==> umber: inputs <==
## division
module division(input clk, input rst, input start, input [31:0] dividendo, divisor,
                output [31:0] cociente, residuo, output done);
Settings: LEC_CHECK=0, ABC_AREA=0, CAP_MARGIN=0, CELL_PAD_IN_SITES_DETAIL_PLACEMENT=2, CELL_PAD_IN_SITES_GLOBAL_PLACEMENT=3, CORE_MARGIN=9, CORE_UTILIZATION=41, CTS_CLUSTER_DIAMETER=233, CTS_CLUSTER_SIZE=98, GPL_TIMING_DRIVEN=1, HOLD_SLACK_MARGIN=0.18, MAX_ROUTING_LAYER=met4, PLACE_DENSITY_LB_ADDON=0.05, SETUP_SLACK_MARGIN=0.86, SLEW_MARGIN=35; clock period 3.96 ns.
run.sh (not shown) runs the stock make flow with config.mk's settings and CLKGATE_MAP_FILE=.
==> inputs of nickel, as changes to umber <==
==> flow/config.mk (replaced) <==
export PLATFORM = sky130hd
export DESIGN_NAME = division
export DESIGN_NICKNAME = division
export VERILOG_FILES = /design/flow/design.v
export SDC_FILE = /design/flow/constraint.sdc
export NUM_CORES = 4
export LEC_CHECK = 0
export ABC_AREA = 0
export CAP_MARGIN = 30
export CORE_MARGIN = 2
export CORE_UTILIZATION = 70
export CTS_CLUSTER_DIAMETER = 233
export GPL_ROUTABILITY_DRIVEN = 0
export SLEW_MARGIN = 20
==> flow/constraint.sdc (replaced) <==
create_clock -name core_clock -period 2.46 [get_ports {clk}]
set_input_delay 0.4920 -clock core_clock [delete_from_list [all_inputs] [get_ports {clk}]]
set_output_delay 0.4920 -clock core_clock [all_outputs]
set_load 0.01 [all_outputs]
==> inputs of delta, as changes to umber <==
==> flow/config.mk (replaced) <==
export PLATFORM = sky130hd
export DESIGN_NAME = division
export DESIGN_NICKNAME = division
export VERILOG_FILES = /design/flow/design.v
export SDC_FILE = /design/flow/constraint.sdc
export NUM_CORES = 4
export LEC_CHECK = 0
export CAP_MARGIN = 20
export CORE_MARGIN = 2
export CORE_UTILIZATION = 70
export PLACE_DENSITY = 0.6
export SLEW_MARGIN = 20
==> flow/constraint.sdc (replaced) <==
create_clock -name core_clock -period 4.42 [get_ports {clk}]
set_input_delay 0.8840 -clock core_clock [delete_from_list [all_inputs] [get_ports {clk}]]
set_output_delay 0.8840 -clock core_clock [all_outputs]
set_load 0.01 [all_outputs]
==> results <==
                                                                                               umber                       nickel                         delta
Outcome                                                                               finished clean     finished with violations                finished clean
Reasons for failing layout checks                                                                  -                 setup timing                             -
Tally of clock buffers in the finished layout                                                     17                           20                            18
Overall routed net length                                                                   16.16 mm                     15.30 mm                      12.04 mm
CP max FO                                                                                         11                            8                            18
First-pass GRT wire length                                                                  26.03 mm                     22.03 mm                      19.00 mm
Tap cell count                                                                                   184                          108                           108
Pin count of the biggest net entering global routing                                              68                           64                            57
Total Nets Final                                                                                 644                          660                           643
Path length in cells of the critical path                                                         11                           10                            10
Clock-pin slew of the registers on the worst-case setup and hold paths                         70 ps                        60 ps                         60 ps
Clk pwr share                                                                                  0.492                        0.479                         0.450
Clock group power                                                                            1.83 mW                      2.86 mW                       1.37 mW
RSZ-0062 raised after global routing                                                              no                          yes                            no
Leakage power                                                                               2.748 nW                     2.830 nW                      2.701 nW
Met3 routed WL                                                                                705 µm                     1.146 mm                        746 µm
Reg-to-reg setup timing slack                                                                1130 ps                       -50 ps                       1190 ps
Share of the final layout cell area in sequential cells                                       0.4976                       0.4885                        0.5132
Non-clock buffer instance count of the final layout                                               71                           87                            70
Via count of the first global-routing pass                                                     4,496                        4,274                         3,870
Final standard cell utilization of the core                                                   0.5229                       0.9022                        0.8589
Hold path startpoint                                                    pre_cocido[15]$_SDFFCE_PP0P_  pre_cocido[7]$_SDFFCE_PP0P_  pre_cocido[15]$_SDFFCE_PP0P_
Met2 routing resource usage after global routing                                              0.2863                       0.5269                        0.4526
Hold_ws                                                                                     442.2 ps                     439.3 ps                      422.3 ps
Power Combinational                                                                           298 µW                       553 µW                        250 µW
Area of the core region                                                                  0.01470 mm²                 0.008678 mm²                  0.008678 mm²
Post-detailed-placement half-perimeter wirelength                                           10.64 mm                     7.982 mm                      7.428 mm
Timing-limited maximum frequency                                                           354.0 MHz                    398.5 MHz                     309.3 MHz
Power figures rest on the tool's default switching activity, not on a simulated workload.
